[design/flow/design.v]
`timescale 1ns / 1ps
module main(
	input clk,
	input rst,
	input echo,
	input canal_serial_receptor,
	output canal_serial_transmisor,
	output servo1,
	output servo2,
	output servo3,
	output servo4,
	output servo5,
	output [7:0] leds,
	output trig,
	output [7:0] seg,
	output [3:0] an
    );	
		wire [8:0] distancia;
		wire [13:0] decimal;
		wire [7:0] ang_servo_1;
		wire [7:0] ang_servo_2;
		wire [7:0] ang_servo_3;
		wire [7:0] ang_servo_4;
		wire [7:0] ang_servo_5;
		assign leds = decimal[7:0];
		servo_pwm servo_pwm1 (
			.pos(ang_servo_1),  
			.clk(clk),
			.rst(rst),
			.servo_pulse(servo1)
		);
		servo_pwm servo_pwm2(
			.pos(ang_servo_2),  
			.clk(clk),
			.rst(rst),
			.servo_pulse(servo2)
		);
		servo_pwm servo_pwm3 (
			.pos(ang_servo_3),  
			.clk(clk),
			.rst(rst),
			.servo_pulse(servo3)
		);
		servo_pwm servo_pwm4 (
			.pos(ang_servo_4),  
			.clk(clk),
			.rst(rst),
			.servo_pulse(servo4)
		);
		servo_pwm servo_pwm5 (
			.pos(ang_servo_5),  
			.clk(clk),
			.rst(rst),
			.servo_pulse(servo5)
		);
		controlador_sensor_distancia controlador_sensor_distancia(
			.echo(echo),
			.clk(clk),
			.rst(rst),
			.distancia(distancia),
			.trig(trig)
		);
		controlador_etapa controlador_etapa(
			.distancia(distancia),
			.clk(clk),
			.rst(rst),
			.canal_serial_receptor(canal_serial_receptor),
			.decimal(decimal),
			.canal_serial_transmisor(canal_serial_transmisor),
			.ang_servo_1(ang_servo_1),
			.ang_servo_2(ang_servo_2),
			.ang_servo_3(ang_servo_3),
			.ang_servo_4(ang_servo_4),
			.ang_servo_5(ang_servo_5)
		);
		SevenSeg SevenSeg(
			.clk(clk),
			.rst(rst),
			.decimal({5'b00000, distancia}),
			.an(an),
			.seg(seg)
			);
endmodule
`timescale 1ns / 1ps
module servo_pwm(
  input [7:0] pos,
  input clk,  
  input rst,
  output reg servo_pulse
    );
  parameter ClkDiv = 195;     
  parameter init = 12'b000010001100;  
  reg [7:0] ClkCount;  
  reg ClkTick;
  reg [12:0] PulseCount;
  reg [11:0] count;
  always @(posedge clk) begin
	if (rst) ClkTick <= 0;
	else ClkTick <= (ClkCount==ClkDiv-2);
  end
  always @(posedge clk) begin
	if (rst) ClkCount <= 0;
	else if(ClkTick) ClkCount <= 0; else ClkCount <= ClkCount + 1;
  end
  always @(posedge clk) begin
	if (rst) PulseCount <= 0;
	else if(ClkTick) begin
		PulseCount <= PulseCount + 1;
		if (PulseCount == 5128) begin  
			PulseCount <= 0;
		end
	end
  end
  always @(*) count = init +  {4'b0000, pos} +  {4'b0000, pos} ;
  always @(posedge clk) begin
	if (rst) servo_pulse <= 0;
	else servo_pulse <= (PulseCount < count);
  end
endmodule
`timescale 1ns / 1ps
module controlador_sensor_distancia(
		input echo,
		input clk,
		input rst,
		output reg trig,
		output reg [18:0] distancia,
		output reg timeout,
		output reg [2:0] state,
		output [13:0] decimal
    );
	 parameter ENVIANDO_PULSO = 0, RECIBIENDO_PULSO = 1, ESPERANDO_PULSO = 2, EN_ESPERA = 3, DELAY= 4;
	 parameter tiempo10us = 500, TIMEOUT = 20000, TIEMPO_DELAY = 20000;
	 reg [35:0] contador_10us;
	 reg [35:0] contador_echo;
	 reg [35:0] contador_en_espera;
	 reg [18:0] distancia_temporal;
	 reg [30:0] contador_timeout;
	 reg [30:0] cont_delay;
	 reg [31:0] distancias_anteriores[4:0];
	 always @(posedge clk) begin : seq
		reg [18:0] distancia_v;
		reg  trig_v;
		distancia_v = distancia;
		trig_v = trig;
		if (rst) begin
			state = ENVIANDO_PULSO;
			contador_10us = 0;
			contador_echo = 0;
			contador_en_espera = 0;
			trig_v = 0;
			contador_timeout = 0;
			timeout = 0;
			distancia_v = 0;
			distancia_temporal = 0;
			cont_delay = 0;
			distancias_anteriores[0] = 0;
			distancias_anteriores[1] = 0;
			distancias_anteriores[2] = 0;
			distancias_anteriores[3] = 0;
			distancias_anteriores[4] = 0;
		end else if (state == ENVIANDO_PULSO) begin
			trig_v = 1;
			contador_10us = contador_10us + 1;
			if (contador_10us >= tiempo10us) begin
				trig_v = 0;
				contador_10us = 0;
				contador_timeout = 0;
				state = ESPERANDO_PULSO;
			end
		end else if (state == ESPERANDO_PULSO) begin
			contador_timeout = contador_timeout + 1;
			if (echo) begin
				state = RECIBIENDO_PULSO;
				contador_echo = 0;
			end else if (contador_timeout >= TIMEOUT) begin
				state = ENVIANDO_PULSO;
			end 
		end else if (state == RECIBIENDO_PULSO) begin
			contador_echo = contador_echo + 1;
			if (!echo) begin
				state = EN_ESPERA;
				contador_en_espera = 0;
			end
		end else if (state == EN_ESPERA) begin
			if(contador_en_espera < contador_echo) begin
				contador_en_espera = contador_en_espera + 2900;  
				distancia_temporal = distancia_temporal + 1;
			end
			else if (distancia_temporal < 35 && distancia_temporal >4) begin
				distancias_anteriores[0] = distancias_anteriores[1];
				distancias_anteriores[1] = distancias_anteriores[2];
				distancias_anteriores[2] = distancias_anteriores[3];
				distancias_anteriores[3] = distancias_anteriores[4];
				distancias_anteriores[4] = distancia_temporal - 1;
				if (distancias_anteriores[0] == distancias_anteriores[1] && 
					distancias_anteriores[1] == distancias_anteriores[2] && 
					distancias_anteriores[2] == distancias_anteriores[3] && 
					distancias_anteriores[3] == distancias_anteriores[4]) begin
					distancia_v = distancias_anteriores[4];
				end		
				distancia_temporal = 0;
				contador_echo = 0;
				contador_en_espera = 0;
				state = DELAY;
			end else begin
				distancia_temporal = 0;
				contador_echo = 0;
				contador_en_espera = 0;
				state = DELAY;
			end
		end
		else if (state == DELAY) begin
			if (cont_delay == TIEMPO_DELAY) begin
				state = ENVIANDO_PULSO;
				cont_delay = 0;
			end else cont_delay = cont_delay + 1;
		end
			distancia <= distancia_v;
		trig <= trig_v;
	end
	assign decimal = distancia;
endmodule
`timescale 1ns / 1ps
module controlador_etapa(
		input [8:0] distancia,  
		input clk,
		input rst,
		input canal_serial_receptor,
		output [13:0] decimal,
		output canal_serial_transmisor,
		output [7:0] ang_servo_1,
		output [7:0] ang_servo_2,
		output [7:0] ang_servo_3,
		output [7:0] ang_servo_4,
		output [7:0] ang_servo_5
    );
	 wire [7:0] recepcion_ang_2, recepcion_ang_3, recepcion_ang_4;
	 wire [8:0] distancia_para_mapear;
	 wire [7:0] distancia_mapeada;
	 assign distancia_para_mapear = (distancia >= 5) ?  distancia - 5: 0;
	 parameter x5cm = 0, z5cm = 110, x0cm = 0, z0cm = 0, y0cm = 0;
	 parameter xpunto = 127;
	 wire [7:0] ypunto;
	 parameter tiempo_espera = 1000;
	 parameter limite_distancia_superior = 14;
	 parameter limite_distancia_inferior = 4;
	 parameter BUSCANDO_SUBIENDO = 0, BUSCANDO_BAJANDO = 1, PESCANDO_OBJETO = 2, LEVANTANDO_OBJETO = 3,DEJANDO_OBJETO = 4, IDLE = 5;
	 reg [7:0] x, y, z;
	 reg [25:0] cont_x, cont_y;
	 reg [7:0] cont_angulo_y;
	 reg [25:0] cont_divider;
	 assign ang_servo_1 = cont_angulo_y;
	 assign ang_servo_2 = recepcion_ang_2;
	 assign ang_servo_3 = recepcion_ang_3;
	 assign ang_servo_4 = recepcion_ang_4;
	 assign ang_servo_5 = 128;
	 assign ypunto = cont_angulo_y > 128 ? 64 : 192;
	 wire tick_transmisor;
	 wire tick_receptor;
	 wire clk_div_transmisor;
	 wire clk_div_receptor;
	 reg [3:0] state;
	 assign decimal = state;
	 receptor_serial receptor_serial(
			.clk(clk),
			.rst(rst),
			.en(tick_receptor),
			.canal_serial(canal_serial_receptor),
			.angulo_servo_2(recepcion_ang_2),
			.angulo_servo_3(recepcion_ang_3),
			.angulo_servo_4(recepcion_ang_4)
		);
	transmisor_serial transmisor_serial(
		 .clk(clk),
		 .rst(rst),
		 .en(tick_transmisor),
		 .x(x),
		 .y(y),
		 .z(z),
		.canal_serial(canal_serial_transmisor)
    );
		clockDivider clockDivider_transmisor(
			.clock(clk),
			.rst(rst),
			.constante(16'd1000),
			.clk(clk_div_transmisor),
			.tick(tick_transmisor)
		);
		clockDivider clockDivider_receptor(
			.clock(clk),
			.rst(rst),
			.constante(16'd50),
			.clk(clk_div_receptor),
			.tick(tick_receptor)
		);
		ROM_mapeo_distancia ROM_mapeo_distancia(
			.distancia(distancia_para_mapear),
			.distancia_mapeada(distancia_mapeada)
		);
	 always @(posedge clk) begin : seq
		reg [7:0] x_v;
		reg [7:0] y_v;
		reg [7:0] z_v;
		reg [7:0] cont_angulo_y_v;
		reg [3:0] state_v;
		x_v = x;
		y_v = y;
		z_v = z;
		cont_angulo_y_v = cont_angulo_y;
		state_v = state;
		if (rst) begin
			x_v = 0;
			y_v = 0;
			z_v = 90;
			state_v = BUSCANDO_SUBIENDO;
			cont_divider = 0;
			cont_angulo_y_v = 0;
			cont_x = 0;
			cont_y = 0;
		end else
		case(state_v)
			BUSCANDO_SUBIENDO: begin
				cont_divider = cont_divider + 1;
				if (distancia <= limite_distancia_superior && distancia >= limite_distancia_inferior) begin
					state_v = PESCANDO_OBJETO;
					x_v = distancia_mapeada;
				end
				else if (cont_divider == tiempo_espera) begin
					cont_divider = 0;
					cont_angulo_y_v = cont_angulo_y_v + 1;
					if (cont_angulo_y_v == 255) state_v = BUSCANDO_BAJANDO;
				end
			end
			BUSCANDO_BAJANDO: begin
				cont_divider = cont_divider + 1;
				if (distancia <= limite_distancia_superior && distancia >= limite_distancia_inferior) begin
					state_v = PESCANDO_OBJETO;
					x_v = distancia_mapeada;
				end
				else if (cont_divider == tiempo_espera) begin
					cont_divider = 0;
					cont_angulo_y_v = cont_angulo_y_v - 1;
					if (cont_angulo_y_v == 0) state_v = BUSCANDO_SUBIENDO;
				end
			end
			PESCANDO_OBJETO: begin
				if (cont_x == tiempo_espera) begin
					cont_x = 0;
					if (x_v == distancia_mapeada) begin
						if (z_v == z0cm) begin
							state_v = LEVANTANDO_OBJETO;
						end else z_v = z_v - 1;
					end else x_v = x_v + 1;
				end else cont_x = cont_x + 1;
			end
			LEVANTANDO_OBJETO: begin
				if (cont_x == tiempo_espera) begin
					cont_x = 0;
					if (z_v == z5cm) begin
						if (x_v == x5cm) begin
							state_v = DEJANDO_OBJETO;
						end else x_v = x_v - 1;
					end else z_v = z_v + 1;
				end else cont_x = cont_x + 1;
			end
			DEJANDO_OBJETO: begin
				if (cont_x == tiempo_espera) begin
					if (x_v == xpunto) begin
						state_v = IDLE;
					end else if (x_v < xpunto) x_v = x_v + 1;
					else x_v = x_v -1;
				end else cont_x = cont_x + 1;
			end
			IDLE: begin
				if (cont_x == tiempo_espera) begin
					cont_x = 0;
					if (z_v == z5cm) begin
						if (x_v == x5cm) begin
							z_v = 90;
							state_v = BUSCANDO_SUBIENDO;
						end else x_v = x_v - 1;
					end else z_v = z_v + 1;
				end else cont_x = cont_x + 1;
			end
		endcase
		x <= x_v;
		y <= y_v;
		z <= z_v;
		cont_angulo_y <= cont_angulo_y_v;
		state <= state_v;
	end
endmodule
`timescale 1ns / 1ps
module receptor_serial(
		input clk,
		input rst,
		input en,
		input canal_serial,
		output reg [7:0] angulo_servo_1,
		output reg [7:0] angulo_servo_2,
		output reg [7:0] angulo_servo_3,
		output reg [7:0] angulo_servo_4,
		output reg [2:0] state
    );
	 reg [5:0] cont_data;
	 reg [6:0] cont_nivelacion;
	 reg [5:0] cont_50;
	 reg [1:0] cont_servo;
	 reg [31:0] data;
	 reg listo;
	 parameter STAND_BY = 3'b000, LEVELING_CLOCK = 3'b011, RECEIVING = 3'b001, HOLA = 3'b010;
	 parameter ciclo = 10;
	 parameter nivelacion = 14;
	 parameter num_datos = 8;
	 always @(posedge clk) begin : seq
		reg [7:0] angulo_servo_1_v;
		reg [7:0] angulo_servo_2_v;
		reg [7:0] angulo_servo_3_v;
		reg [7:0] angulo_servo_4_v;
		angulo_servo_1_v = angulo_servo_1;
		angulo_servo_2_v = angulo_servo_2;
		angulo_servo_3_v = angulo_servo_3;
		angulo_servo_4_v = angulo_servo_4;
	  if (rst) begin
		state = STAND_BY;
		cont_data = 0;
		cont_nivelacion = 1;
		cont_50 =ciclo;
		listo = 0;
		cont_servo =0;
		data = 0;
		angulo_servo_1_v = 0;
		angulo_servo_2_v = 0;
		angulo_servo_3_v = 0;
		angulo_servo_4_v = 0;
	  end else if (en) begin
		 if (listo) begin
			case(cont_servo)
				1: angulo_servo_1_v = data[7:0];
				2: angulo_servo_2_v = data[7:0];
				3: angulo_servo_3_v = data[7:0];
				0: angulo_servo_4_v = data[7:0];
			endcase
		 end
		 case(state)
			STAND_BY: begin
				if (!canal_serial) state = LEVELING_CLOCK;
			end
			LEVELING_CLOCK: begin
				if (cont_nivelacion == nivelacion) begin
					state = RECEIVING;
					cont_nivelacion = 1;
					cont_50 = ciclo;
				end else cont_nivelacion = cont_nivelacion + 1;
			end	
			RECEIVING: begin
				if (cont_50 == ciclo) begin
					cont_50 = 1;
					if (cont_data == num_datos) begin
						cont_servo = cont_servo + 1;
						state = STAND_BY;
						listo = 1;
						cont_data = 0;
					end else if (cont_data < num_datos) begin
						listo = 0;
						data[cont_data] = canal_serial;
						cont_data = cont_data + 1;
					end  
				end else cont_50 = cont_50 + 1;
			end
			HOLA: begin
				state = STAND_BY;
			end
		 endcase
	  end
		angulo_servo_1 <= angulo_servo_1_v;
		angulo_servo_2 <= angulo_servo_2_v;
		angulo_servo_3 <= angulo_servo_3_v;
		angulo_servo_4 <= angulo_servo_4_v;
	end
endmodule
`timescale 1ns / 1ps
module transmisor_serial(
		input clk,
		input rst,
		input en,  
		input [7:0] x,
		input [7:0] y,
		input [7:0] z,
		output reg canal_serial,
		output [13:0] decimal
    );
	 reg [5:0] cont_data;
	 reg [18:0] cont_delay;
	 reg state;
	 wire [29:0] data;
	 assign data = {1'b1,z,1'b0,1'b1,y,1'b0,1'b1,x,1'b0};
	 parameter IDLE = 1'b0, TR = 1'b1;
	 parameter DELAY_IDLE = 30;
	 always @(posedge clk) begin
		if (rst) begin
			state = TR;
			cont_data = 0;
			cont_delay = 0;
			canal_serial = 0;
		end else if (en) begin
		case(state)
			TR: begin
				canal_serial = data[cont_data];
				cont_data = cont_data + 1;
				if (cont_data ==30) begin
					cont_data = 0;
					state = IDLE;
				end
			end
			IDLE: begin
				canal_serial = 1;
				cont_delay = cont_delay + 1;
				if (cont_delay == DELAY_IDLE) begin  
					state = TR;
					cont_delay = 0;
				end
			end
		endcase
		end
	 end
	 assign decimal = cont_data;
endmodule
`timescale 1ns / 1ps
module clockDivider(
    input clock,
    input rst,
	 input [15:0] constante,
    output reg clk,
    output tick
    );
	reg [25:0] count;
	assign tick = (count == constante) && !clk;
	always @(posedge(clock)) begin
		if (rst) begin
			count <= 0;
			clk <= 0;
		end
		else if (count == constante) begin
			count <= 0;
			clk <= ~clk;
		end
		else begin
			count <= count + 1;
		end
	end
endmodule
`timescale 1ns / 1ps
`default_nettype none
module ROM_mapeo_distancia(distancia, distancia_mapeada);
input [8:0] distancia;
output reg [7:0] distancia_mapeada;
always @(*)
begin
	case (distancia)
		9'd0: distancia_mapeada = 0;
		9'd1: distancia_mapeada = 26;
		9'd2: distancia_mapeada = 51;
		9'd3: distancia_mapeada = 77;
		9'd4: distancia_mapeada = 102;
		9'd5: distancia_mapeada = 128;
		9'd6: distancia_mapeada = 153;
		9'd7: distancia_mapeada = 179;
		9'd8: distancia_mapeada = 204;
		9'd9: distancia_mapeada = 230;
		default: distancia_mapeada = 255;
	endcase
end
endmodule
`default_nettype wire
module SevenSeg(
		input clk,
		input rst,
		input [13:0] decimal,
		output [3:0] an,
		output [7:0] seg
    );
	 wire [15:0] bcd_out;
	 bcd decToBCD (
		.decimal(decimal),
		.bcd_out(bcd_out)
	 );
	 seven_seg BCDTo7Seg(
		.clk(clk),
		.rst(rst),
		.bcd_in(bcd_out),
		.seg(seg),
		.an(an)
	 );
endmodule
module bcd(
  decimal,
  bcd_out
);
  input 	 [13:0] decimal;
  output reg [15:0] bcd_out;
  reg [29:0] memreg;
  integer index;
  always @ (decimal) begin
    memreg [29:14] = 0;
    memreg [13:0] = decimal;
    for(index=0; index < 14; index = index+1)
      begin
        if(memreg[29:26] > 4) begin
          memreg[29:26] = memreg[29:26] + 3;
        end
        if(memreg[25:22] > 4) begin
          memreg[25:22] = memreg[25:22] + 3;
        end
        if(memreg[21:18] > 4) begin
          memreg[21:18] = memreg[21:18] + 3;
        end
        if(memreg[17:14] > 4) begin
          memreg[17:14] = memreg[17:14] + 3;
        end
        memreg = memreg << 1;
      end
    bcd_out = memreg[29:14];
  end
endmodule
module seven_seg(
	  clk,
	  rst,
	  bcd_in,
	  seg,
	  an
	);
  input 	[15:0]	bcd_in;
  input clk;
  input rst;
  output reg [7:0] seg;
  output [3:0] an;
	reg [15:0] disp_ctr;
	reg [6:0] sseg;
	reg [3:0] an_temp;
  	always @ (posedge(clk))
	begin
	  if (rst) begin
		disp_ctr = 0;
		an_temp = 4'b1111;
		sseg = 0;
		seg = 8'b11111111;
	  end else begin
		disp_ctr = disp_ctr + 1;
		if (disp_ctr >= 49999) begin
			an_temp = 4'b1110;
			sseg = bcd_in[3:0];
		end else if (disp_ctr <= 12499) begin
			an_temp = 4'b1101;
			sseg = bcd_in[7:4];
		end else if (disp_ctr <= 24999) begin
			an_temp = 4'b1011;
			sseg = bcd_in[11:8];
		end else if (disp_ctr <= 37499) begin
			an_temp = 4'b0111;
			sseg = bcd_in[15:12];
		end
		begin
		case(sseg)
			0:		seg = 8'b11000000;
			1:		seg = 8'b11111001;
			2:		seg = 8'b10100100;
			3:		seg = 8'b10110000;
			4:		seg = 8'b10011001;
			5:		seg = 8'b10010010;
			6:		seg = 8'b10000010;
			7:		seg = 8'b11111000;
			8:		seg = 8'b10000000;
			9:		seg = 8'b10011000;
			default:	seg = 8'b11111111;
		  endcase
		end
	  end
	end
	assign an = an_temp;
endmodule
[design/flow/constraint.sdc]
create_clock -name core_clock -period 6.6 [get_ports {clk}]
set_input_delay 1.3200 -clock core_clock [delete_from_list [all_inputs] [get_ports {clk}]]
set_output_delay 1.3200 -clock core_clock [all_outputs]
set_load 0.01 [all_outputs]
[design/flow/config.mk]
export PLATFORM = sky130hd
export DESIGN_NAME = main
export DESIGN_NICKNAME = main
export VERILOG_FILES = /design/flow/design.v
export SDC_FILE = /design/flow/constraint.sdc
export NUM_CORES = 4
export LEC_CHECK = 0
export CAP_MARGIN = 20
export CORE_MARGIN = 2
export CORE_UTILIZATION = 66
export CTS_CLUSTER_SIZE = 14
export SLEW_MARGIN = 20
[design/flow/run.sh]
#!/bin/bash
# the make line also repeats each setting of config.mk as NAME=value (left out here)
make -C /OpenROAD-flow-scripts/flow DESIGN_CONFIG=/design/flow/config.mk WORK_HOME=/design/flow/orfs CLKGATE_MAP_FILE= finish
==> results of run 1 <==
metrics by stage:
stage / instances / hold WS (ns)
after floorplan: 4651 / 0.421
after global placement: 5237 / 0.434
after detailed placement: 5237 / 0.441
after CTS: 5366 / 0.454
after global routing: 5366 / 0.464
final: 5366 / 0.452
per-layer routing:
layer | wire length (um) | GRT usage | vias to the layer above
li1 | - | - | 16200
met1 | 37600 | 0.360 | 14700
met2 | 36000 | 0.435 | 516
met3 | 2810 | 0.0310 | 105
met4 | 1520 | 0.0719 | 0
met5 | 0 | 0 | -
cell type report:
type | instances | share of cell area
clock inverter | 27 | 0.00718
multi-input combinational | 3619 | 0.569
inverter | 167 | 0.0156
clock buffer | 102 | 0.0526
sequential | 648 | 0.322
tap | 756 | 0.0235
timing repair buffer | 47 | 0.0104
==> flow_metrics.tcl, run 1 <==
# implementation run metrics
set metrics [dict create \
    ioPinCount 31 \
    ir_worst_vdd_mv 0.207 \
    netlist_top_cells_area "dfxtp_1 (35%), nor2_1 (6.9%), ha_1 (6.1%)" \
    seq_power_mw 3.98 \
    fill_cells 4658 \
    clkPwrFrac 0.489 \
    crit_path_max_incr_delay_ns 0.45 \
    worstHoldPathCells 1 \
    syn_area_per_cell_um2 8.03 \
    yosysCellCount 4647 \
    die_h_um 242 \
    antenna_left 0 \
    common_cells "nor2_1 (690), dfxtp_1 (648), nand2_1 (365), a21oi_1 (234), xnor2_1 (234)" \
    worstSetupEndpointType "flip-flop" \
    p_switching_mw 1.83 \
    die.size.x_um 242 \
    nNetsFinal 4741 \
    combPwrFrac 0.030 \
    r2r-start "controlador_sensor_distancia.distancia[6]$_SDFFE_PP0P_" \
    cts_setup_buffers 0 \
    wirelength_um 78000 \
    p_sw_frac 0.221 \
    wl_per_cell_um 14.5 \
    htreeDepth 3 \
    grt_setup_unrepaired "false" \
    leakagePower_nw 15.5 \
    clk_latency_ns 0.62 \
    syn-instance-count 4647 \
    fin_crit_sh 0.943 \
    internal_power_mw 6.45 \
    startpoint "controlador_sensor_distancia.distancia[6]$_SDFFE_PP0P_" \
    drt_drc_violations_left 0 \
    critical_path_class "reg -> reg" \
    post-synth-top-area-cell "dfxtp_1" \
    setup_viol 0 \
    timing.setup.tns_ns 0 \
    top_area_frac 0.348 \
    fin_skew_ns 0.0237 \
    yosysMostFrequentCell "nor2_1" \
    powerClk_mw 4.05 \
    post_cts_resized 0 \
    sequentialPowerShare 0.481 \
    die_area_um2 58500 \
    port_buffers 24 \
    logic_area_um2 22900 \
    cts.sinks 648 \
    topCombFamilyByArea "simple AND/OR/NAND/NOR gates" \
    crit_fanout 9 \
    worstPathRequired_ns 7.07 \
    place_area_um2 37800 \
    async_flop_share 0 \
    max_slew_margin 0.279 \
    endpoint "SevenSeg.BCDTo7Seg.seg[0]$_SDFF_PP1_" \
    clk_path_buf_depth 3 \
    r2r-end "SevenSeg.BCDTo7Seg.seg[0]$_SDFF_PP1_" \
    yosysChipArea_um2 37300 \
    p_comb_mw 0.247 \
    holdBufCountCts 0 \
    pre_cts_slack_ns 0.375 \
    dp_hpwl_um 52600 \
    drt_iter0_drc 1904 \
    p_per_area_nw_per_um2 206 \
    max_slew.worst_pin.slew_ns 1.08 \
    setup_ws_ns 0.379 \
    antenna_found_initial 0 \
    design_area_um2 40300 \
    cts_tree "done" \
    tool_warnings 85 \
    fmax_ghz 0.161 \
    drt_pass1_iterations 6 \
    grt_pass1_wl_um 135000 \
    min_path_type "reg -> reg" \
    fin_crit_ns 6.22 \
    rows 87 \
    ys.flops 648 \
    xor_share 0.0988 \
    diodes 0 \
    core_um2 56200 \
    total_power_mw 8.28 \
    final_max_slew_viol_count 0 \
    min_to "controlador_etapa.receptor_serial.state[0]$_DFF_P_" \
    viasPerCell 5.87 \
    flop_area_um2 13000 \
    syn_area_um2 37300 \
    adder_share 0.0610 \
    path_buffers 5 \
    fp-utilization 0.664 \
    via_count 31500 \
    grt_pass1_vias 29000 \
    syn_to_final_growth_pct 7.88 \
    gp_congestion 0.893 \
    cp.arrival_ns 6.69 \
    start_kind "flip-flop" \
    grt_max_degree 67 \
    ys_types 111 \
    cts-root-buf "clkbuf_16" \
    min-delay-start "controlador_etapa.receptor_serial.state[0]$_DFF_P_" \
    numCtsBuffers 72 \
    ys_seq_share 0.348 \
    cts.clk_slew.worst_paths_ns 0.07 \
    cpLargestDelayFamily "AND-OR/OR-AND gates" \
    regToRegSetupSlack_ns 0.38 \
    grt_use_total 0.262 \
    r2r_cells 27 \
    cp_slowest_cell "nor3_4" \
    status "no timing/DRC/antenna violations" \
    hold_violations 0 \
    synthAoiAreaFrac 0.141 \
    overflow 0 \
    yosysWarningCount 11 \
    maxCapViolCount 0 \
    power_leader "clock" \
    final_util 0.717 \
    synthFlopType "dfxtp_1" \
    ys_sh_simple 0.274 \
    synthMuxAreaShare 0.0367 \
    edf_count 0 \
    cp_num_cells 27 \
]
==> run 2: changes to the inputs <==
CAP_MARGIN = 15   (was 20)
CORE_UTILIZATION = 72   (was 66)
CTS_CLUSTER_DIAMETER = 103   (was unset)
CTS_CLUSTER_SIZE = unset   (was 14)
clock period = 7.72 ns   (was 6.6 ns; I/O delays follow)
==> run 2 against run 1 <==
  * Still clean
  * Critical path depth down 1
  * Worst setup slack better by 0.42 ns
  * Wire length up 0.89%
  * Global-route usage up 2.5 points
  * Count of clock-buffer cells in the layout down 8
  * Combinational power down 14%
  * Die size down 8.2%
  * Via count up 1.3%
  * Register-to-register slack better by 0.42 ns
  * Flip-flop count unchanged
==> flow_metrics.tcl, run 2 <==
# implementation run metrics
set metrics [dict create \
    fp-utilization 0.728 \
    syn_to_final_growth_pct 7.69 \
    min-delay-start "SevenSeg.BCDTo7Seg.sseg[5]$_SDFF_PP0_" \
    edf_count 0 \
    via_count 31900 \
    synthAoiAreaFrac 0.141 \
    cp_slowest_cell "xnor2_1" \
    flop_area_um2 13000 \
    tool_warnings 87 \
    common_cells "nor2_1 (690), dfxtp_1 (648), nand2_1 (365), a21oi_1 (234), xnor2_1 (234)" \
    fmax_ghz 0.145 \
    leakagePower_nw 15.5 \
    powerClk_mw 3.55 \
    clk_latency_ns 0.63 \
    antenna_found_initial 0 \
    yosysCellCount 4647 \
    syn-instance-count 4647 \
    dp_hpwl_um 52200 \
    regToRegSetupSlack_ns 0.80 \
    critical_path_class "reg -> reg" \
    yosysWarningCount 11 \
    grt_setup_unrepaired "false" \
    min_path_type "reg -> reg" \
    ioPinCount 31 \
    wirelength_um 78700 \
    status "no timing/DRC/antenna violations" \
    viasPerCell 6.04 \
    cts.sinks 648 \
    crit_fanout 14 \
    worstPathRequired_ns 8.20 \
    diodes 0 \
    ys_types 111 \
    drt_iter0_drc 2116 \
    topCombFamilyByArea "simple AND/OR/NAND/NOR gates" \
    cts_tree "done" \
    ys.flops 648 \
    internal_power_mw 5.57 \
    p_comb_mw 0.213 \
    fin_crit_ns 6.92 \
    drt_pass1_iterations 6 \
    yosysMostFrequentCell "nor2_1" \
    async_flop_share 0 \
    xor_share 0.0988 \
    ys_seq_share 0.348 \
    seq_power_mw 3.40 \
    grt_pass1_vias 29100 \
    r2r_cells 26 \
    p_per_area_nw_per_um2 178 \
    htreeDepth 3 \
    cpLargestDelayFamily "simple AND/OR/NAND/NOR gates" \
    start_kind "flip-flop" \
    core_um2 51300 \
    die_area_um2 53700 \
    post_cts_resized 0 \
    max_slew.worst_pin.slew_ns 1.09 \
    maxCapViolCount 0 \
    adder_share 0.0610 \
    worstHoldPathCells 1 \
    die.size.x_um 232 \
    top_area_frac 0.348 \
    power_leader "clock" \
    ys_sh_simple 0.274 \
    numCtsBuffers 71 \
    final_max_slew_viol_count 0 \
    cts_setup_buffers 0 \
    yosysChipArea_um2 37300 \
    p_sw_frac 0.222 \
    fill_cells 3760 \
    nNetsFinal 4733 \
    crit_path_max_incr_delay_ns 0.85 \
    cts-root-buf "clkbuf_16" \
    synthMuxAreaShare 0.0367 \
    gp_congestion 0.880 \
    netlist_top_cells_area "dfxtp_1 (35%), nor2_1 (6.9%), ha_1 (6.1%)" \
    fin_skew_ns 0.0311 \
    cts.clk_slew.worst_paths_ns 0.06 \
    worstSetupEndpointType "flip-flop" \
    startpoint "controlador_sensor_distancia.distancia[6]$_SDFFE_PP0P_" \
    post-synth-top-area-cell "dfxtp_1" \
    antenna_left 0 \
    logic_area_um2 22900 \
    synthFlopType "dfxtp_1" \
    cp_num_cells 26 \
    grt_max_degree 133 \
    ir_worst_vdd_mv 0.250 \
    cp.arrival_ns 7.39 \
    max_slew_margin 0.271 \
    die_h_um 232 \
    clkPwrFrac 0.495 \
    grt_use_total 0.287 \
    syn_area_per_cell_um2 8.03 \
    combPwrFrac 0.030 \
    syn_area_um2 37300 \
    setup_viol 0 \
    r2r-start "controlador_sensor_distancia.distancia[6]$_SDFFE_PP0P_" \
    endpoint "SevenSeg.BCDTo7Seg.seg[0]$_SDFF_PP1_" \
    drt_drc_violations_left 0 \
    wl_per_cell_um 14.9 \
    port_buffers 24 \
    p_switching_mw 1.59 \
    min_to "SevenSeg.BCDTo7Seg.sseg[5]$_SDFF_PP0_" \
    clk_path_buf_depth 3 \
    fin_crit_sh 0.896 \
    grt_pass1_wl_um 134000 \
    path_buffers 4 \
    rows 83 \
    holdBufCountCts 0 \
    timing.setup.tns_ns 0 \
    overflow 0 \
    hold_violations 0 \
    sequentialPowerShare 0.475 \
    r2r-end "SevenSeg.BCDTo7Seg.seg[0]$_SDFF_PP1_" \
    final_util 0.783 \
]
-- run 2: through the flow --
stage / setup slack, ns / hold WS, ns / power (mW) / instances / area, um2
floorplan: 2.40 / 0.421 / 3.63 / 4651 / 37300
global placement: 1.01 / 0.434 / 3.68 / 5154 / 37700
detailed placement: 0.850 / 0.439 / 3.69 / 5154 / 37700
CTS: 0.832 / 0.457 / 7.22 / 5282 / 40200
global route: 0.189 / 0.469 / 7.39 / 5282 / 40200
finish: 0.802 / 0.450 / 7.16 / 5282 / 40200
-- run 2: cell type report --
cell class	instances	area share
well taps	680	0.0212
flip-flops and latches	648	0.323
repair buffers	40	0.00940
clock buffers	94	0.0504
inverters	167	0.0156
multi-input cells	3619	0.569
clock inverters	34	0.0113
-- run 2: per-layer routing --
layer / vias to the layer above / routed length, um / track usage
li1: 16200 / - / -
met1: 15000 / 37000 / 0.383
met2: 602 / 37300 / 0.490
met3: 129 / 2990 / 0.0365
met4: 0 / 1440 / 0.0777
met5: - / 0 / 0
==> run 3: changes to the inputs <==
CAP_MARGIN = 20   (was 15)
CORE_UTILIZATION = 40   (was 72)
CTS_CLUSTER_DIAMETER = unset   (was 103)
clock period = 8.23 ns   (was 7.72 ns; I/O delays follow)
==> run 3 against run 2 <==
  * Core utilization shrank 34 points
  * Critical path depth is the same
  * Largest power group unchanged
  * Maximum frequency grew 0.79%
  * Flip-flop count is the same
  * Register-to-register slack gained 0.56 ns
  * Clock skew grew 0.0012 ns
  * Worst hold slack gained 0.0023 ns
  * Combinational power shrank 6%
  * Die size grew 78%
  * Via count shrank 2.2%
  * Area after synthesis is the same
  * Global-route usage shrank 12 points
==> flow_metrics.tcl, run 3 <==
# implementation run metrics
set metrics [dict create \
    internal_power_mw 5.39 \
    synthMuxAreaShare 0.0367 \
    worstPathRequired_ns 8.73 \
    start_kind "flip-flop" \
    port_buffers 24 \
    grt_use_total 0.166 \
    syn_to_final_growth_pct 10.3 \
    ys_sh_simple 0.274 \
    cp.arrival_ns 7.36 \
    fin_crit_sh 0.834 \
    p_sw_frac 0.229 \
    flop_area_um2 13000 \
    xor_share 0.0988 \
    leakagePower_nw 15.7 \
    die.size.x_um 309 \
    final_util 0.443 \
    crit_path_max_incr_delay_ns 0.77 \
    hold_violations 0 \
    syn-instance-count 4647 \
    maxCapViolCount 0 \
    ioPinCount 31 \
    netlist_top_cells_area "dfxtp_1 (35%), nor2_1 (6.9%), ha_1 (6.1%)" \
    startpoint "controlador_sensor_distancia.distancia[6]$_SDFFE_PP0P_" \
    cpLargestDelayFamily "AND-OR/OR-AND gates" \
    diodes 0 \
    yosysCellCount 4647 \
    wl_per_cell_um 13.6 \
    logic_area_um2 22900 \
    syn_area_per_cell_um2 8.03 \
    overflow 0 \
    grt_max_degree 141 \
    grt_pass1_vias 28900 \
    regToRegSetupSlack_ns 1.37 \
    cts-root-buf "clkbuf_16" \
    combPwrFrac 0.029 \
    top_area_frac 0.348 \
    antenna_left 0 \
    cts_tree "done" \
    gp_congestion 0.823 \
    r2r-end "SevenSeg.BCDTo7Seg.seg[0]$_SDFF_PP1_" \
    status "no timing/DRC/antenna violations" \
    die_h_um 309 \
    dp_hpwl_um 53500 \
    min-delay-start "controlador_etapa.receptor_serial.state[0]$_DFF_P_" \
    ir_worst_vdd_mv 0.134 \
    ys.flops 648 \
    worstSetupEndpointType "flip-flop" \
    async_flop_share 0 \
    sequentialPowerShare 0.457 \
    rows 112 \
    fp-utilization 0.402 \
    viasPerCell 5.31 \
    synthFlopType "dfxtp_1" \
    cts_setup_buffers 0 \
    drt_drc_violations_left 0 \
    clk_latency_ns 0.64 \
    p_comb_mw 0.201 \
    drt_iter0_drc 1958 \
    yosysMostFrequentCell "nor2_1" \
    cp_slowest_cell "xor2_1" \
    ys_types 111 \
    tool_warnings 85 \
    holdBufCountCts 0 \
    fmax_ghz 0.146 \
    power_leader "clock" \
    min_path_type "reg -> reg" \
    crit_fanout 14 \
    path_buffers 4 \
    topCombFamilyByArea "simple AND/OR/NAND/NOR gates" \
    fill_cells 9174 \
    r2r-start "controlador_sensor_distancia.distancia[6]$_SDFFE_PP0P_" \
    nNetsFinal 4745 \
    yosysChipArea_um2 37300 \
    p_per_area_nw_per_um2 170 \
    setup_ws_ns 1.37 \
    cp_num_cells 26 \
    max_slew_margin 0.293 \
    die_area_um2 95800 \
    post-synth-top-area-cell "dfxtp_1" \
    antenna_found_initial 1 \
    ys_seq_share 0.348 \
    pre_cts_slack_ns 1.48 \
    numCtsBuffers 78 \
    clkPwrFrac 0.514 \
    yosysWarningCount 11 \
    edf_count 0 \
    seq_power_mw 3.19 \
    fin_skew_ns 0.0324 \
    htreeDepth 3 \
    hold_ws_ns 0.452 \
    wirelength_um 80100 \
    synthAoiAreaFrac 0.141 \
    timing.setup.tns_ns 0 \
    fin_crit_ns 6.86 \
    drt_pass1_iterations 9 \
    cts.sinks 648 \
    p_switching_mw 1.60 \
    adder_share 0.0610 \
    worstHoldPathCells 1 \
    cts.clk_slew.worst_paths_ns 0.06 \
    critical_path_class "reg -> reg" \
    endpoint "SevenSeg.BCDTo7Seg.seg[0]$_SDFF_PP1_" \
    clk_path_buf_depth 3 \
    via_count 31200 \
    final_max_slew_viol_count 0 \
    post_cts_resized 0 \
    r2r_cells 26 \
    syn_area_um2 37300 \
    min_to "controlador_etapa.receptor_serial.state[0]$_DFF_P_" \
    powerClk_mw 3.59 \
    core_um2 92900 \
    common_cells "nor2_1 (690), dfxtp_1 (648), nand2_1 (365), a21oi_1 (234), xnor2_1 (234)" \
    grt_pass1_wl_um 138000 \
    max_slew.worst_pin.slew_ns 1.06 \
    grt_setup_unrepaired "false" \
    setup_viol 0 \
]
==> run 3: cell type report <==
class	instances	area share
clock buffer	110	0.0542
clock inverter	32	0.0116
inverter	167	0.0152
multi-input combinational	3619	0.556
sequential	648	0.315
tap	1254	0.0381
timing repair buffer	45	0.0101
==> run 3: stage by stage <==
step / instances / instance area [um2] / power (mW)
after floorplan: 4651 / 37300 / 3.41
after global placement: 5733 / 38500 / 3.46
after detailed placement: 5733 / 38500 / 3.46
after CTS: 5875 / 41200 / 7.12
after global routing: 5875 / 41200 / 7.26
final: 5875 / 41200 / 6.99
==> run 3: layer usage <==
metal / GRT usage / wire length [um]
met1: 0.229 / 40200
met2: 0.270 / 35500
met3: 0.0274 / 2750
met4: 0.0429 / 1600
met5: 0 / 13
==> run 4: changes to the inputs <==
CELL_PAD_IN_SITES_GLOBAL_PLACEMENT = 2   (was unset)
CORE_ASPECT_RATIO = 0.55   (was unset)
CORE_MARGIN = 3   (was 2)
CORE_UTILIZATION = 55   (was 40)
HOLD_SLACK_MARGIN = -0.01   (was unset)
PLACE_DENSITY_LB_ADDON = 0.28   (was unset)
TNS_END_PERCENT = 75   (was unset)
clock period = 10.0 ns   (was 8.23 ns; I/O delays follow)
==> run 4 against run 3 <==
  * The flow now stops in 3_1_place_gp_skip_io
  * Area after synthesis unchanged
  * Synthesized cell count is the same
  * Die size fell by 26%
==> flow_metrics.tcl, run 4 <==
# implementation run metrics
set metrics [dict create \
    async_flop_share 0 \
    top_area_frac 0.348 \
    die.size.x_um 357 \
    fp-utilization 0.559 \
    yosysMostFrequentCell "nor2_1" \
    syn_area_per_cell_um2 8.03 \
    syn_area_um2 37300 \
    syn-instance-count 4647 \
    ys.flops 648 \
    adder_share 0.0610 \
    yosysWarningCount 11 \
    lastStage "3_1_place_gp_skip_io" \
    yosysChipArea_um2 37300 \
    ys_sh_simple 0.274 \
    tool.error "[ERROR FLW-0024] Place density exceeds 1.0 (current PLACE_DENSITY_LB_ADDON =  0.28). Please check if the value of  PLACE_DENSITY_LB_ADDON is between 0 and 0.99." \
    rows 70 \
    core_um2 66800 \
    common_cells "nor2_1 (690), dfxtp_1 (648), nand2_1 (365), a21oi_1 (234), xnor2_1 (234)" \
    synthAoiAreaFrac 0.141 \
    synthMuxAreaShare 0.0367 \
    synthFlopType "dfxtp_1" \
    topCombFamilyByArea "simple AND/OR/NAND/NOR gates" \
    status "did not finish" \
    post-synth-top-area-cell "dfxtp_1" \
    ys_seq_share 0.348 \
    ys_types 111 \
    die_h_um 199 \
    yosysCellCount 4647 \
    edf_count 0 \
    netlist_top_cells_area "dfxtp_1 (35%), nor2_1 (6.9%), ha_1 (6.1%)" \
    xor_share 0.0988 \
    die_area_um2 71200 \
]
==> run 5: changes to the inputs <==
CELL_PAD_IN_SITES_GLOBAL_PLACEMENT = unset   (was 2)
CORE_ASPECT_RATIO = unset   (was 0.55)
CORE_MARGIN = 2   (was 3)
CORE_UTILIZATION = 66   (was 55)
HOLD_SLACK_MARGIN = unset   (was -0.01)
PLACE_DENSITY_LB_ADDON = unset   (was 0.28)
TNS_END_PERCENT = unset   (was 75)
clock period = 7.72 ns   (was 10.0 ns; I/O delays follow)
==> run 5 against run 4 <==
  * Now clean on timing, DRC and antenna
  * Die size is 18% lower
  * Synthesized cell count unchanged
  * Area after synthesis stayed put
==> flow_metrics.tcl, run 5 <==
# implementation run metrics
set metrics [dict create \
    worstSetupEndpointType "flip-flop" \
    r2r_cells 26 \
    max_slew.worst_pin.slew_ns 0.996 \
    p_comb_mw 0.213 \
    synthMuxAreaShare 0.0367 \
    die_h_um 242 \
    post_cts_resized 0 \
    tool_warnings 85 \
    holdBufCountCts 0 \
    htreeDepth 3 \
    pre_cts_slack_ns 0.923 \
    ioPinCount 31 \
    r2r-start "controlador_sensor_distancia.distancia[6]$_SDFFE_PP0P_" \
    maxCapViolCount 0 \
    syn_area_per_cell_um2 8.03 \
    min_to "SevenSeg.BCDTo7Seg.sseg[6]$_SDFF_PP0_" \
    total_power_mw 7.13 \
    wl_per_cell_um 14.4 \
    sequentialPowerShare 0.477 \
    post-synth-top-area-cell "dfxtp_1" \
    cts_setup_buffers 0 \
    numCtsBuffers 73 \
    grt_max_degree 82 \
    cpLargestDelayFamily "AND-OR/OR-AND gates" \
    max_slew_margin 0.335 \
    powerClk_mw 3.52 \
    p_switching_mw 1.59 \
    status "no timing/DRC/antenna violations" \
    overflow 0 \
    crit_fanout 14 \
    cp_num_cells 26 \
    syn_to_final_growth_pct 7.97 \
    worstHoldPathCells 1 \
    adder_share 0.0610 \
    clk_latency_ns 0.63 \
    drt_drc_violations_left 0 \
    grt-busiest-layer "met2" \
    p_sw_frac 0.223 \
    critical_path_class "reg -> reg" \
    xor_share 0.0988 \
    worstPathRequired_ns 8.18 \
    grt_pass1_wl_um 134000 \
    fp-utilization 0.664 \
    use_met1 0.351 \
    ys_sh_simple 0.274 \
    drt_pass1_iterations 6 \
    path_buffers 4 \
    cts-root-buf "clkbuf_16" \
    ys_types 111 \
    grt_use_total 0.260 \
    min-delay-start "SevenSeg.BCDTo7Seg.sseg[6]$_SDFF_PP0_" \
    clk_path_buf_depth 3 \
    fin_skew_ns 0.0281 \
    cp.arrival_ns 7.35 \
    antenna_left 0 \
    wirelength_um 77300 \
    leakagePower_nw 15.5 \
    grt_setup_unrepaired "false" \
    grt_use_met2 0.440 \
    grt_pass1_vias 29000 \
    use_met3 0.0358 \
    common_cells "nor2_1 (690), dfxtp_1 (648), nand2_1 (365), a21oi_1 (234), xnor2_1 (234)" \
    diodes 0 \
    syn-instance-count 4647 \
    antenna_found_initial 0 \
    syn_area_um2 37300 \
    cts.clk_slew.worst_paths_ns 0.06 \
    combPwrFrac 0.030 \
    port_buffers 24 \
    yosysWarningCount 11 \
    endpoint "SevenSeg.BCDTo7Seg.seg[0]$_SDFF_PP1_" \
    synthAoiAreaFrac 0.141 \
    dp_hpwl_um 51900 \
    rows 87 \
    core_um2 56200 \
    netlist_top_cells_area "dfxtp_1 (35%), nor2_1 (6.9%), ha_1 (6.1%)" \
    top_area_frac 0.348 \
    die_area_um2 58500 \
    fin_crit_ns 6.88 \
    synthFlopType "dfxtp_1" \
    die.size.x_um 242 \
    internal_power_mw 5.55 \
    seq_power_mw 3.41 \
    ys.flops 648 \
    viasPerCell 5.85 \
    min_path_type "reg -> reg" \
    edf_count 0 \
    fmax_ghz 0.145 \
    gp_congestion 0.859 \
    cts.sinks 648 \
    nNetsFinal 4740 \
    ys_seq_share 0.348 \
    topCombFamilyByArea "simple AND/OR/NAND/NOR gates" \
    fin_crit_sh 0.892 \
    timing.setup.tns_ns 0 \
    final_max_slew_viol_count 0 \
    yosysCellCount 4647 \
    yosysChipArea_um2 37300 \
    ir_worst_vdd_mv 0.187 \
    clkPwrFrac 0.493 \
    fill_cells 4688 \
    yosysMostFrequentCell "nor2_1" \
    async_flop_share 0 \
    r2r-end "SevenSeg.BCDTo7Seg.seg[0]$_SDFF_PP1_" \
    startpoint "controlador_sensor_distancia.distancia[6]$_SDFFE_PP0P_" \
    setup_viol 0 \
    drt_iter0_drc 1804 \
    cp_slowest_cell "xor2_1" \
    p_per_area_nw_per_um2 177 \
    start_kind "flip-flop" \
    crit_path_max_incr_delay_ns 0.74 \
    setup_ws_ns 0.836 \
    power_leader "clock" \
    cts_tree "done" \
    hold_violations 0 \
    via_count 31400 \
    regToRegSetupSlack_ns 0.84 \
]
## run 5: stage by stage
step,cells,hold slack [ns],area [um2],utilization
CTS,5367,0.454,40300,0.717
detailed placement,5235,0.435,37800,0.673
floorplan,4651,0.421,37300,-
global route,5367,0.475,40300,0.717
global placement,5235,0.434,37800,0.673
finish,5367,0.447,40300,0.717
## run 5: routing by layer
metal,routed length [um],vias to the layer above
li1,-,16200
met1,37500,14600
met2,35600,488
met3,2720,110
met4,1400,0
met5,0,-
## run 5: final cells by class
type	count	area [um2]	area share
clock buffers	109	2190	0.0544
clock inverters	23	272	0.00674
inverters	167	627	0.0156
multi-input cells	3619	22900	0.568
flip-flops and latches	648	13000	0.322
well taps	756	946	0.0235
repair buffers	45	403	0.0100
==> run 6: changes to the inputs <==
CORE_UTILIZATION = 72   (was 66)
MAX_ROUTING_LAYER = met4   (was unset)
clock period = 4.95 ns   (was 7.72 ns; I/O delays follow)
==> run 6 against run 5 <==
  * Register-to-register slack lost 0.75 ns
  * Count of clock-buffer cells in the layout fell by 10
  * Critical path depth down 2
  * Still clean on timing, DRC and antenna
  * Area after synthesis unchanged
  * Worst setup slack worse by 0.75 ns
  * Die size shrank 8.2%
==> flow_metrics.tcl, run 6 <==
# implementation run metrics
set metrics [dict create \
    status "no timing/DRC/antenna violations" \
    fin_crit_sh 0.982 \
    r2r-start "controlador_sensor_distancia.distancia[6]$_SDFFE_PP0P_" \
    rows 83 \
    tool_warnings 86 \
    nNetsFinal 4812 \
    synthFlopType "dfxtp_1" \
    topCombFamilyByArea "simple AND/OR/NAND/NOR gates" \
    htreeDepth 3 \
    sequentialPowerShare 0.478 \
    yosysChipArea_um2 37300 \
    powerClk_mw 5.47 \
    max_slew_margin 0.327 \
    worstSetupEndpointType "flip-flop" \
    syn_area_um2 37300 \
    critical_path_class "reg -> reg" \
    leakagePower_nw 15.9 \
    cts.clk_slew.worst_paths_ns 0.06 \
    clk_latency_ns 0.62 \
    seq_power_mw 5.31 \
    clkPwrFrac 0.492 \
    ir_worst_vdd_mv 0.305 \
    p_per_area_nw_per_um2 271 \
    cp_num_cells 24 \
    grt_setup_unrepaired "true" \
    synthMuxAreaShare 0.0367 \
    fmax_ghz 0.206 \
    cts_tree "done" \
    diodes 0 \
    ioPinCount 31 \
    pre_cts_slack_ns -0.205 \
    ys.flops 648 \
    grt_use_total 0.306 \
    antenna_found_initial 0 \
    path_buffers 4 \
    drt_iter0_drc 2065 \
    final_max_slew_viol_count 0 \
    start_kind "flip-flop" \
    crit_path_max_incr_delay_ns 0.37 \
    cpLargestDelayFamily "AND-OR/OR-AND gates" \
    synthAoiAreaFrac 0.141 \
    overflow 0 \
    yosysWarningCount 11 \
    port_buffers 24 \
    syn_to_final_growth_pct 9.92 \
    worstHoldPathCells 1 \
    timing.setup.tns_ns 0 \
    r2r-end "SevenSeg.BCDTo7Seg.seg[3]$_SDFF_PP1_" \
    core_um2 51300 \
    internal_power_mw 8.66 \
    syn-instance-count 4647 \
    drt_pass1_iterations 5 \
    top_area_frac 0.348 \
    grt_pass1_vias 29800 \
    worstPathRequired_ns 5.45 \
    maxCapViolCount 0 \
    design_area_um2 41000 \
    antenna_left 0 \
    netlist_top_cells_area "dfxtp_1 (35%), nor2_1 (6.9%), ha_1 (6.1%)" \
    place_area_um2 38300 \
    clk_path_buf_depth 3 \
    syn_area_per_cell_um2 8.03 \
    crit_fanout 6 \
    post-synth-top-area-cell "dfxtp_1" \
    viasPerCell 6.05 \
    gp_congestion 0.921 \
    die_area_um2 53700 \
    cp_slowest_cell "or3_4" \
    drt_drc_violations_left 0 \
    fp-utilization 0.728 \
    adder_share 0.0610 \
    xor_share 0.0988 \
    min_path_type "reg -> reg" \
    p_comb_mw 0.340 \
    wirelength_um 81800 \
    path_cells "inv_4 -> ha_4 -> inv_4 -> ha_4 -> xnor2_4 -> mux2_4 -> o21ai_4 -> nand3_2 -> a32oi_1 -> nor2_1 -> ha_2 -> buf_6 -> a211oi_4 -> nor4b_4 -> a32oi_2 -> mux2i_2 -> o21ai_2 -> xnor2_1 -> o2111a_2 -> nor2_4 -> inv_2 -> ha_2 -> or3_4 -> a21bo_1" \
    min-delay-start "SevenSeg.BCDTo7Seg.sseg[6]$_SDFF_PP0_" \
    yosysCellCount 4647 \
    setup_viol 0 \
    fin_crit_ns 4.86 \
    min_to "SevenSeg.BCDTo7Seg.sseg[6]$_SDFF_PP0_" \
    fill_cells 3596 \
    setup_ws_ns 0.0872 \
    ys_sh_simple 0.274 \
    grt_pass1_wl_um 138000 \
    cp.arrival_ns 5.36 \
    power_leader "clock" \
    via_count 32400 \
    edf_count 0 \
    fin_skew_ns 0.0290 \
    ys_seq_share 0.348 \
    common_cells "nor2_1 (690), dfxtp_1 (648), nand2_1 (365), a21oi_1 (234), xnor2_1 (234)" \
    async_flop_share 0 \
    ys_types 111 \
    numCtsBuffers 70 \
    regToRegSetupSlack_ns 0.09 \
    r2r_cells 24 \
    die_h_um 232 \
    startpoint "controlador_sensor_distancia.distancia[6]$_SDFFE_PP0P_" \
    max_slew.worst_pin.slew_ns 1.01 \
    cts.sinks 648 \
    holdBufCountCts 0 \
    wl_per_cell_um 15.3 \
    cts-root-buf "clkbuf_16" \
    endpoint "SevenSeg.BCDTo7Seg.seg[3]$_SDFF_PP1_" \
    combPwrFrac 0.031 \
    hold_violations 0 \
    p_switching_mw 2.46 \
    die.size.x_um 232 \
    grt_max_degree 91 \
    yosysMostFrequentCell "nor2_1" \
    p_sw_frac 0.221 \
    dp_hpwl_um 53700 \
]
-- run 6: cell type report --
cell class	count	area, um2	area share
Multi-Input combinational cell	3619	23200	0.565
Sequential cell	648	13000	0.316
Clock buffer	99	2080	0.0506
Timing Repair Buffer	120	993	0.0242
Tap cell	680	851	0.0207
Inverter	167	632	0.0154
Clock inverter	24	322	0.00784
-- run 6: per-stage QoR --
step           hold WS [ns]  total power [mW]  instances  utilization
2_1_floorplan         0.421              5.66       4651            -
3_3_place_gp          0.436              5.75       5221        0.746
3_5_place_dp          0.436              5.76       5221        0.746
4_1_cts               0.455              11.2       5348        0.795
5_1_grt               0.476              11.4       5357        0.800
6_report              0.453              11.1       5357        0.800
-- run 6: layer usage --
metal | up-vias | GRT usage | share of wire | wire length (um)
met3 | 147 | 0.0392 | 0.040 | 3310
met2 | 701 | 0.511 | 0.48 | 39400
met5 | - | - | 0 | 0
met1 | 15200 | 0.390 | 0.46 | 37500
met4 | 0 | 0.0843 | 0.020 | 1640
li1 | 16300 | - | - | -
-- run 6: timing repair --
action / in CTS / in global routing
resized: 13 / 49
cloned: 0 / 0
buffers inserted: 4 / 10
endpoints found under the setup margin: 8 / 8
pin swaps: 7 / 32
==> run 7: changes to the inputs <==
CORE_UTILIZATION = 30   (was 72)
MAX_ROUTING_LAYER = unset   (was met4)
clock period = 7.49 ns   (was 4.95 ns; I/O delays follow)
==> run 7 against run 6 <==
  * Flip-flop count did not move
  * Die size is 140% higher
  * Area after synthesis stayed put
  * Total power shrank 31%
  * Register-to-register slack gained 0.60 ns
  * Highest routed layer unchanged
  * Critical path depth up 2
  * Synthesized cell count is the same
  * Still clean
  * Global-route usage shrank 18 points
  * Non-clock buffer count decreased by 74
==> flow_metrics.tcl, run 7 <==
# implementation run metrics
set metrics [dict create \
    grt_pass1_wl_um 139000 \
    post-synth-top-area-cell "dfxtp_1" \
    combPwrFrac 0.029 \
    grt_pass1_vias 28800 \
    wl_met1_um 41400 \
    regToRegSetupSlack_ns 0.69 \
    overflow 0 \
    logic_area_um2 22900 \
    wl_met2_um 35300 \
    startpoint "controlador_sensor_distancia.distancia[6]$_SDFFE_PP0P_" \
    common_cells "nor2_1 (690), dfxtp_1 (648), nand2_1 (365), a21oi_1 (234), xnor2_1 (234)" \
    min_path_type "reg -> reg" \
    power_leader "clock" \
    drt_pass1_iterations 6 \
    viasPerCell 5.01 \
    port_buffers 24 \
    worstSetupEndpointType "flip-flop" \
    clkPwrFrac 0.514 \
    fin_crit_ns 6.80 \
    worstHoldPathCells 1 \
    path_buffers 4 \
    grt_use_total 0.125 \
    wl_per_cell_um 13.0 \
    fmax_ghz 0.147 \
    async_flop_share 0 \
    max_slew_margin 0.311 \
    post_cts_resized 0 \
    maxCapViolCount 0 \
    p_per_area_nw_per_um2 184 \
    die.size.x_um 357 \
    r2r-start "controlador_sensor_distancia.distancia[6]$_SDFFE_PP0P_" \
    ys.flops 648 \
    cpLargestDelayFamily "AND-OR/OR-AND gates" \
    powerClk_mw 3.94 \
    seq_power_mw 3.51 \
    cp_slowest_cell "xor2_1" \
    timing.setup.tns_ns 0 \
    worstPathRequired_ns 7.99 \
    edf_count 0 \
    min-delay-start "SevenSeg.BCDTo7Seg.sseg[6]$_SDFF_PP0_" \
    max_slew.worst_pin.slew_ns 1.03 \
    yosysCellCount 4647 \
    numCtsBuffers 76 \
    ioPinCount 31 \
    r2r-end "SevenSeg.BCDTo7Seg.seg[0]$_SDFF_PP1_" \
    yosysMostFrequentCell "nor2_1" \
    critical_path_class "reg -> reg" \
    min_to "SevenSeg.BCDTo7Seg.sseg[6]$_SDFF_PP0_" \
    final_max_slew_viol_count 0 \
    clk_path_buf_depth 3 \
    synthFlopType "dfxtp_1" \
    holdBufCountCts 0 \
    crit_fanout 14 \
    ys_seq_share 0.348 \
    leakagePower_nw 15.7 \
    syn-instance-count 4647 \
    tool_warnings 86 \
    yosysChipArea_um2 37300 \
    nNetsFinal 4744 \
    setup_viol 0 \
    hold_ws_ns 0.447 \
    fp-utilization 0.302 \
    rows 129 \
    grt_setup_unrepaired "false" \
    adder_share 0.0610 \
    htreeDepth 3 \
    r2r_cells 26 \
    die_area_um2 127000 \
    flop_area_um2 13000 \
    die_h_um 357 \
    wirelength_um 81100 \
    antenna_left 0 \
    cts.sinks 648 \
    ir_worst_vdd_mv 0.159 \
    p_sw_frac 0.230 \
    internal_power_mw 5.91 \
    gp_congestion 0.820 \
    drt_iter0_drc 1975 \
    cts.clk_slew.worst_paths_ns 0.06 \
    synthMuxAreaShare 0.0367 \
    cts_setup_buffers 0 \
    clk_latency_ns 0.65 \
    p_comb_mw 0.221 \
    fin_crit_sh 0.908 \
    syn_area_um2 37300 \
    synthAoiAreaFrac 0.141 \
    p_switching_mw 1.76 \
    crit_path_max_incr_delay_ns 0.73 \
    netlist_top_cells_area "dfxtp_1 (35%), nor2_1 (6.9%), ha_1 (6.1%)" \
    syn_to_final_growth_pct 11.6 \
    syn_area_per_cell_um2 8.03 \
    endpoint "SevenSeg.BCDTo7Seg.seg[0]$_SDFF_PP1_" \
    drt_drc_violations_left 0 \
    dp_hpwl_um 55000 \
    ys_types 111 \
    topCombFamilyByArea "simple AND/OR/NAND/NOR gates" \
    routed-wl-met3_um 2880 \
    grt_max_degree 108 \
    start_kind "flip-flop" \
    top_area_frac 0.348 \
    maxUsedRoutingLayer "met4" \
    status "no timing/DRC/antenna violations" \
    fill_cells 12900 \
    xor_share 0.0988 \
    ys_sh_simple 0.274 \
    cp_num_cells 26 \
    cts-root-buf "clkbuf_16" \
    antenna_found_initial 1 \
    hold_violations 0 \
    fin_skew_ns 0.0292 \
    yosysWarningCount 11 \
    cp.arrival_ns 7.30 \
    via_count 31300 \
    sequentialPowerShare 0.458 \
    core_um2 124000 \
    cts_tree "done" \
]
run 7: final cells by class:
class	instances	share of cell area
inverters	167	0.0151
multi-input cells	3619	0.549
clock buffers	97	0.0505
diodes	1	0.0000601
repair buffers	46	0.0102
well taps	1637	0.0492
flip-flops and latches	648	0.312
clock inverters	40	0.0141
run 7: routing by layer:
layer	track usage	vias to the layer above
met3	0.0195	103
li1	-	16200
met2	0.196	406
met5	0	-
met4	0.0334	0
met1	0.177	14600
run 7: stage by stage:
step	total power [mW]	setup slack, ns	cells	cell area, um2	utilization
detailed placement	3.81	0.755	6117	38900	0.315
floorplan	3.74	2.17	4651	37300	-
global placement	3.80	0.866	6117	38900	0.315
finish	7.67	0.691	6255	41600	0.337
CTS	7.81	0.739	6254	41600	0.337
global route	7.96	0.0404	6254	41600	0.337
==> run 8: changes to the inputs <==
ABC_AREA = 1   (was unset)
CORE_UTILIZATION = 72   (was 30)
MAX_ROUTING_LAYER = met4   (was unset)
PLACE_DENSITY_LB_ADDON = 0.04   (was unset)
SETUP_SLACK_MARGIN = 1.27   (was unset)
SLEW_MARGIN = 40   (was 20)
clock period = 4.24 ns   (was 7.49 ns; I/O delays follow)
==> run 8 against run 7 <==
  * Count of clock-buffer cells in the layout up 5
  * Register-to-register slack worse by 0.51 ns
  * Via count up 17%
  * Largest power group unchanged
  * Area after synthesis down 0.53%
  * Total power rose by 65%
  * Still clean on timing, DRC and antenna
  * Global-route usage is 20 points higher
  * First-iteration DRC count rose by 86%
  * Clock power increased by 59%
==> flow_metrics.tcl, run 8 <==
# implementation run metrics
set metrics [dict create \
    cts-root-buf "clkbuf_16" \
    r2r-start "controlador_sensor_distancia.distancia[7]$_SDFFE_PP0P_" \
    topCombFamilyByArea "simple AND/OR/NAND/NOR gates" \
    powerClk_mw 6.26 \
    port_buffers 24 \
    core_um2 51100 \
    ir_worst_vdd_mv 0.370 \
    synthAoiAreaFrac 0.139 \
    fmax_ghz 0.246 \
    syn_area_um2 37100 \
    grt_use_total 0.321 \
    crit_fanout 6 \
    timing.setup.tns_ns 0 \
    leakagePower_nw 17.5 \
    ys_sh_simple 0.287 \
    yosysWarningCount 11 \
    die.size.x_um 231 \
    p_switching_mw 2.80 \
    clk_path_buf_depth 3 \
    p_sw_frac 0.221 \
    antenna_left 0 \
    numCtsBuffers 69 \
    gp_congestion 0.934 \
    cts_tree "done" \
    drt_iter0_drc 3669 \
    top_area_frac 0.349 \
    ys.flops 648 \
    cts.clk_slew.worst_paths_ns 0.06 \
    min_to "servo_pwm1.ClkTick$_SDFF_PP0_" \
    clkPwrFrac 0.494 \
    startpoint "controlador_sensor_distancia.distancia[7]$_SDFFE_PP0P_" \
    antenna_found_initial 0 \
    power_leader "clock" \
    final_max_slew_viol_count 0 \
    htreeDepth 3 \
    r2r-end "SevenSeg.BCDTo7Seg.seg[3]$_SDFF_PP1_" \
    maxCapViolCount 0 \
    synthMuxAreaShare 0 \
    nNetsFinal 5538 \
    syn_to_final_growth_pct 18.3 \
    critical_path_class "reg -> reg" \
    setup_viol 0 \
    holdBufCountCts 0 \
    ys_seq_share 0.349 \
    netlist_top_cells_area "dfxtp_1 (35%), nand2_1 (7.9%), inv_1 (7.1%)" \
    via_count 36600 \
    combPwrFrac 0.022 \
    viasPerCell 6.01 \
    yosysMostFrequentCell "nand2_1" \
    worstPathRequired_ns 4.74 \
    path_buffers 6 \
    endpoint "SevenSeg.BCDTo7Seg.seg[3]$_SDFF_PP1_" \
    wirelength_um 97900 \
    drt_pass1_iterations 6 \
    dp_hpwl_um 55800 \
    yosysChipArea_um2 37100 \
    total_power_mw 12.7 \
    flop_area_um2 13100 \
    die_h_um 231 \
    cp_num_cells 28 \
    fin_skew_ns 0.0232 \
    cp_slowest_cell "dfxtp_2" \
    internal_power_mw 9.87 \
    max_slew.worst_pin.slew_ns 0.896 \
    sequentialPowerShare 0.484 \
    start_kind "flip-flop" \
    seq_power_mw 6.14 \
    status "no timing/DRC/antenna violations" \
    fp-utilization 0.727 \
    clk_latency_ns 0.63 \
    drt_drc_violations_left 0 \
    regToRegSetupSlack_ns 0.18 \
    syn-instance-count 5190 \
    syn_area_per_cell_um2 7.15 \
    cpLargestDelayFamily "simple AND/OR/NAND/NOR gates" \
    tool_warnings 88 \
    common_cells "nand2_1 (786), inv_1 (703), dfxtp_1 (648), nor2_1 (632), a21oi_1 (366)" \
    cts.sinks 648 \
    synthFlopType "dfxtp_1" \
    die_area_um2 53400 \
    grt_pass1_wl_um 145000 \
    yosysCellCount 5190 \
    p_per_area_nw_per_um2 288 \
    ys_types 76 \
    r2r_cells 28 \
    fill_cells 2877 \
    wl_per_cell_um 16.1 \
    worstSetupEndpointType "flip-flop" \
    fin_crit_ns 4.06 \
    xor_share 0.0743 \
    p_comb_mw 0.275 \
    ioPinCount 31 \
    hold_violations 0 \
    edf_count 0 \
    diodes 0 \
    rows 83 \
    min-delay-start "servo_pwm1.ClkCount[3]$_SDFF_PP0_" \
    overflow 0 \
    grt_max_degree 112 \
    adder_share 0.0613 \
    logic_area_um2 23100 \
    post-synth-top-area-cell "dfxtp_1" \
    worstHoldPathCells 1 \
    min_path_type "reg -> reg" \
    fin_crit_sh 0.957 \
    crit_top_cell "nand2_1" \
    grt_pass1_vias 32500 \
    cp.arrival_ns 4.55 \
    crit_path_max_incr_delay_ns 0.32 \
    grt_setup_unrepaired "true" \
    async_flop_share 0 \
    max_slew_margin 0.402 \
]
==> run 8: layout make-up <==
| type | instances | area share |
|---|---|---|
| clock buffers | 102 | 0.0475 |
| well taps | 680 | 0.0194 |
| clock inverters | 24 | 0.00604 |
| flip-flops and latches | 648 | 0.298 |
| inverters | 736 | 0.0638 |
| repair inverters | 1 | 0.000171 |
| multi-input cells | 3692 | 0.526 |
| repair buffers | 204 | 0.0400 |
==> run 8: what timing repair did <==
| item | in CTS | in global routing |
|---|---|---|
| endpoints found under the setup margin | 248 | 330 |
| endpoints found under the hold margin | 0 | 0 |
| gates cloned | 4 | 0 |
| setup buffers | 89 | 68 |
| pin swaps | 82 | 130 |
| resized | 171 | 398 |
==> run 8: layer usage <==
| layer | part of all wire | wire, um | GRT usage | vias up |
|---|---|---|---|---|
| li1 | - | - | - | 17600 |
| met1 | 0.40 | 39600 | 0.393 | 16900 |
| met2 | 0.49 | 47900 | 0.549 | 1600 |
| met3 | 0.064 | 6250 | 0.0389 | 457 |
| met4 | 0.043 | 4170 | 0.103 | 0 |
| met5 | 0 | 0 | - | - |
==> run 8: stage by stage <==
stage	area, um2	hold WS [ns]	std cells	utilization	setup slack (ns)
3_5_place_dp	38000	0.410	5800	0.744	0.251
4_1_cts	41800	0.418	6019	0.818	0.504
3_3_place_gp	38000	0.410	5800	0.744	0.352
6_report	43900	0.416	6087	0.860	0.181
2_1_floorplan	37300	0.398	5194	-	0.622
5_1_grt	43900	0.455	6087	0.860	0.0259
Power figures rest on the tool's default switching activity, not on a simulated workload.
